==> trial 23: inputs <==
## RandomNumberGenerator
module RandomNumberGenerator(clk, rst, load, key_x, seed_r, seed_g, seed_b, Rout, Gout, Bout, Key_ready);
export LEC_CHECK = 0
export ABC_AREA = 1
export CAP_MARGIN = 20
export CELL_PAD_IN_SITES_DETAIL_PLACEMENT = 0
export CELL_PAD_IN_SITES_GLOBAL_PLACEMENT = 1
export CORE_ASPECT_RATIO = 1.3
export CORE_MARGIN = 2
export CORE_UTILIZATION = 66
export CTS_CLUSTER_SIZE = 20
export GPL_ROUTABILITY_DRIVEN = 1
export GPL_TIMING_DRIVEN = 0
export MAX_ROUTING_LAYER = met5
export MIN_ROUTING_LAYER = met2
export PLACE_DENSITY = 0.74
export SETUP_SLACK_MARGIN = 1.33
export SLEW_MARGIN = 20
export TNS_END_PERCENT = 55
create_clock -name core_clock -period 4.91 [get_ports {clk}]
run.sh (not shown) runs the stock make flow with config.mk's settings and CLKGATE_MAP_FILE=.
==> trial 30: changes against trial 23 <==
ABC_AREA = not set   (was 1)
CELL_PAD_IN_SITES_DETAIL_PLACEMENT = not set   (was 0)
CELL_PAD_IN_SITES_GLOBAL_PLACEMENT = not set   (was 1)
CORE_ASPECT_RATIO = 0.5   (was 1.3)
CORE_UTILIZATION = 68   (was 66)
CTS_CLUSTER_SIZE = not set   (was 20)
GPL_ROUTABILITY_DRIVEN = not set   (was 1)
GPL_TIMING_DRIVEN = not set   (was 0)
MAX_ROUTING_LAYER = not set   (was met5)
MIN_ROUTING_LAYER = not set   (was met2)
PLACE_DENSITY = not set   (was 0.74)
SETUP_SLACK_MARGIN = not set   (was 1.33)
TNS_END_PERCENT = 5   (was 55)
==> flow/constraint.sdc (replaced) <==
create_clock -name core_clock -period 10.0 [get_ports {clk}]
set_input_delay 2.0000 -clock core_clock [delete_from_list [all_inputs] [get_ports {clk}]]
set_output_delay 2.0000 -clock core_clock [all_outputs]
set_load 0.01 [all_outputs]
==> qor summary <==
|  | trial 23 | trial 30 |
|---|---|---|
| Outcome | stopped before the end | timing/DRC/antenna clean |
| Failing step | 3_3_place_gp | - |
| Simple logic cell fraction of the synthesized area | 17.8% | 9.61% |
| Area share of the largest cell type after synthesis | 31.8% | 34.1% |
| Post-synthesis cell count from yosys | 1680 | 1217 |
| Starting Density | 67.5% | 70.3% |
| Die Span Y | 170 µm | 102 µm |
| Total core area | 20800 µm² | 18600 µm² |
| Adder and majority cell fraction of the synthesized area | 39.4% | 42.3% |
| Area of the die | 22500 µm² | 20400 µm² |
| Row count | 60 | 35 |
| Ao+oa area frac | 2.73% | 2.83% |
| Yosys xor share | 1.37% | 2.68% |
| Net count after synthesis | 2055 | 1592 |
| Cells after synthesis | 1680 | 1217 |
| Floorplan die width | 132 µm | 200 µm |

==> trial 57 <==
==> flow/design.v <==
module RandomNumberGenerator(clk, rst, load, key_x, seed_r, seed_g, seed_b, Rout, Gout, Bout, Key_ready);
    input wire clk;
    input wire rst;
    input wire load;                  
    input wire [15:0] key_x;          
    input wire [15:0] seed_r;         
    input wire [15:0] seed_g;
    input wire [15:0] seed_b;
    output reg [7:0] Rout;
    output reg [7:0] Gout;
    output reg [7:0] Bout;
    output reg Key_ready;
    wire Rout_bit;
    wire Gout_bit;
    wire Bout_bit;
    reg[15:0] Rlfsr;
    reg[15:0] Glfsr;
    reg[15:0] Blfsr;
    reg [2:0] bit_count;
    wire Rfeedback_lfsr;
    wire Gfeedback_lfsr;
    wire Bfeedback_lfsr;
    wire Rout_lfsr;
    wire Gout_lfsr;
    wire Bout_lfsr;
    reg signed [15:0] x; 
    reg signed [31:0] x_square; 
    reg signed [31:0] x_mult;  
    reg signed [15:0] x_next;
    wire out_chaotic;
    assign Rfeedback_lfsr = Rlfsr[15] ^ Rlfsr[13] ^ Rlfsr[12] ^ Rlfsr[10]; 
    assign Gfeedback_lfsr = Glfsr[15] ^ Glfsr[13] ^ Glfsr[12] ^ Glfsr[10]; 
    assign Bfeedback_lfsr = Blfsr[15] ^ Blfsr[13] ^ Blfsr[12] ^ Blfsr[10]; 
    assign Rout_lfsr = Rlfsr[15];
    assign Gout_lfsr = Glfsr[15];
    assign Bout_lfsr = Blfsr[15];
    assign out_chaotic = x_next[15];
    assign Rout_bit = Rout_lfsr ^ out_chaotic;
    assign Gout_bit = Gout_lfsr ^ out_chaotic;
    assign Bout_bit = Bout_lfsr ^ out_chaotic;
    always @(posedge clk or posedge rst) begin
        if (rst) begin
            Rlfsr <= 16'b0000000000000001;
            Glfsr <= 16'b0000000000000010;
            Blfsr <= 16'b0000000000000011;
            x <= 16'sh7EF0;                          
            Rout <= 8'b0;
            Gout <= 8'b0;
            Bout <= 8'b0;
            Key_ready <= 0;
            bit_count <=0;
            x_square <= 0;
            x_next <= 0;
            x_mult <= 0;
        end
        else if (load) begin
            Rlfsr <= seed_r;
            Glfsr <= seed_g;
            Blfsr <= seed_b;
            x <= key_x;
            Rout <= 8'b0;
            Gout <= 8'b0;
            Bout <= 8'b0;
            Key_ready <= 0;
            bit_count <=0;
            x_square <= 0;
            x_next <= 0;
            x_mult <= 0;
        end
        else begin
            Rlfsr <= {Rlfsr[14:0], Rfeedback_lfsr};
            Glfsr <= {Glfsr[14:0], Gfeedback_lfsr};
            Blfsr <= {Blfsr[14:0], Bfeedback_lfsr};
            Rout <= {Rout[6:0], Rout_bit};
            Gout <= {Gout[6:0], Gout_bit};
            Bout <= {Bout[6:0], Bout_bit};
            if (bit_count == 3'd7) begin
                Key_ready <= 1;   
                bit_count <= 0;
            end 
            else begin
                Key_ready <= 0;
                bit_count <= bit_count + 1;
            end
            x_square <= x * x;                        
            x_mult <= x_square <<< 1;                 
            x_next <= 16'sh7FFF - x_mult[30:15];      
            x <= x_next;
        end
    end
endmodule
==> flow/run.sh <==
#!/bin/bash
# the make line also repeats each setting of config.mk as NAME=value (left out here)
make -C /OpenROAD-flow-scripts/flow DESIGN_CONFIG=/design/flow/config.mk WORK_HOME=/design/flow/orfs CLKGATE_MAP_FILE= finish
==> flow/config.mk <==
export PLATFORM = sky130hd
export DESIGN_NAME = RandomNumberGenerator
export DESIGN_NICKNAME = RandomNumberGenerator
export VERILOG_FILES = /design/flow/design.v
export SDC_FILE = /design/flow/constraint.sdc
export NUM_CORES = 4
export LEC_CHECK = 0
export CAP_MARGIN = 0
export CORE_ASPECT_RATIO = 0.5
export CORE_MARGIN = 8
export CORE_UTILIZATION = 58
export CTS_CLUSTER_DIAMETER = 221
export CTS_CLUSTER_SIZE = 99
export PLACE_DENSITY = 0.46
export SETUP_SLACK_MARGIN = -0.99
export SLEW_MARGIN = 20
export TNS_END_PERCENT = 5
==> flow/constraint.sdc <==
create_clock -name core_clock -period 10.0 [get_ports {clk}]
set_input_delay 2.0000 -clock core_clock [delete_from_list [all_inputs] [get_ports {clk}]]
set_output_delay 2.0000 -clock core_clock [all_outputs]
set_load 0.01 [all_outputs]
==> build 10 (differences from trial 57) <==
Settings changed: ABC_AREA set to 1, CAP_MARGIN 0 to 20, CORE_ASPECT_RATIO 0.5 to not set, CORE_MARGIN 8 to 2, CORE_UTILIZATION 58 to 71, CTS_CLUSTER_DIAMETER 221 to not set, CTS_CLUSTER_SIZE 99 to not set, PLACE_DENSITY 0.46 to not set, PLACE_DENSITY_LB_ADDON set to 0.2, SETUP_SLACK_MARGIN -0.99 to not set, TNS_END_PERCENT 5 to not set.
==> flow/constraint.sdc (replaced) <==
create_clock -name core_clock -period 5.28 [get_ports {clk}]
set_input_delay 1.0560 -clock core_clock [delete_from_list [all_inputs] [get_ports {clk}]]
set_output_delay 1.0560 -clock core_clock [all_outputs]
set_load 0.01 [all_outputs]
==> build 11 (differences from trial 57) <==
Settings changed: CAP_MARGIN 0 to 20, CORE_ASPECT_RATIO 0.5 to not set, CORE_MARGIN 8 to 2, CORE_UTILIZATION 58 to 66, CTS_CLUSTER_DIAMETER 221 to not set, CTS_CLUSTER_SIZE 99 to not set, PLACE_DENSITY 0.46 to not set, SETUP_SLACK_MARGIN -0.99 to not set, TNS_END_PERCENT 5 to not set.
==> flow/constraint.sdc (replaced) <==
create_clock -name core_clock -period 6.91 [get_ports {clk}]
set_input_delay 1.3820 -clock core_clock [delete_from_list [all_inputs] [get_ports {clk}]]
set_output_delay 1.3820 -clock core_clock [all_outputs]
set_load 0.01 [all_outputs]
==> summary of the runs <==
Build 10 ran to the end with violations: setup timing. Build 11 finished clean. Trial 57 went through all stages and came out clean. Via count: trial 57 < build 11 < build 10. Against build 11, the area after synthesis of build 10 is higher by about 7%. The lowest critical path depth belongs to trial 57, the highest to build 10. Of build 10 and build 11, build 10 has the higher non-clock buffer count (gap 172). The lowest global-route usage belongs to trial 57, the highest to build 10.
==> figures <==
                                                                                          trial 57                 build 11                    build 10
Final Hold Slack                                                                          0.384 ns                 0.386 ns                    0.396 ns
Area figure in the yosys stat output                                                     13100 um2                13100 um2                   14000 um2
Maximum number of pins on one net before global-route repair                                    96                       96                          76
Iteration-0 DRC Markers                                                                        459                      324                        2828
Distinct cell type count after synthesis                                                        43                       43                          35
Sequential cell area                                                                      3520 um2                 3520 um2                    3530 um2
Run status                                                                 complete, no violations  complete, no violations  complete, but fails checks
Violated checks                                                                                  -                        -                setup timing
Number of search-and-repair iterations in the first detailed-routing pass                        5                        5                          10
Detail Route met2 WL                                                                      13000 um                 13600 um                    24900 um
Nets at Floorplan                                                                             1592                     1592                        2055
Worst hold path endpoint                                                      x_next[10]$_DFF_PP0_      x_next[4]$_DFF_PP0_         x_next[5]$_DFF_PP0_
Initial antenna violation count                                                                  0                        0                           8
Die Ht                                                                                      122 um                   145 um                      145 um
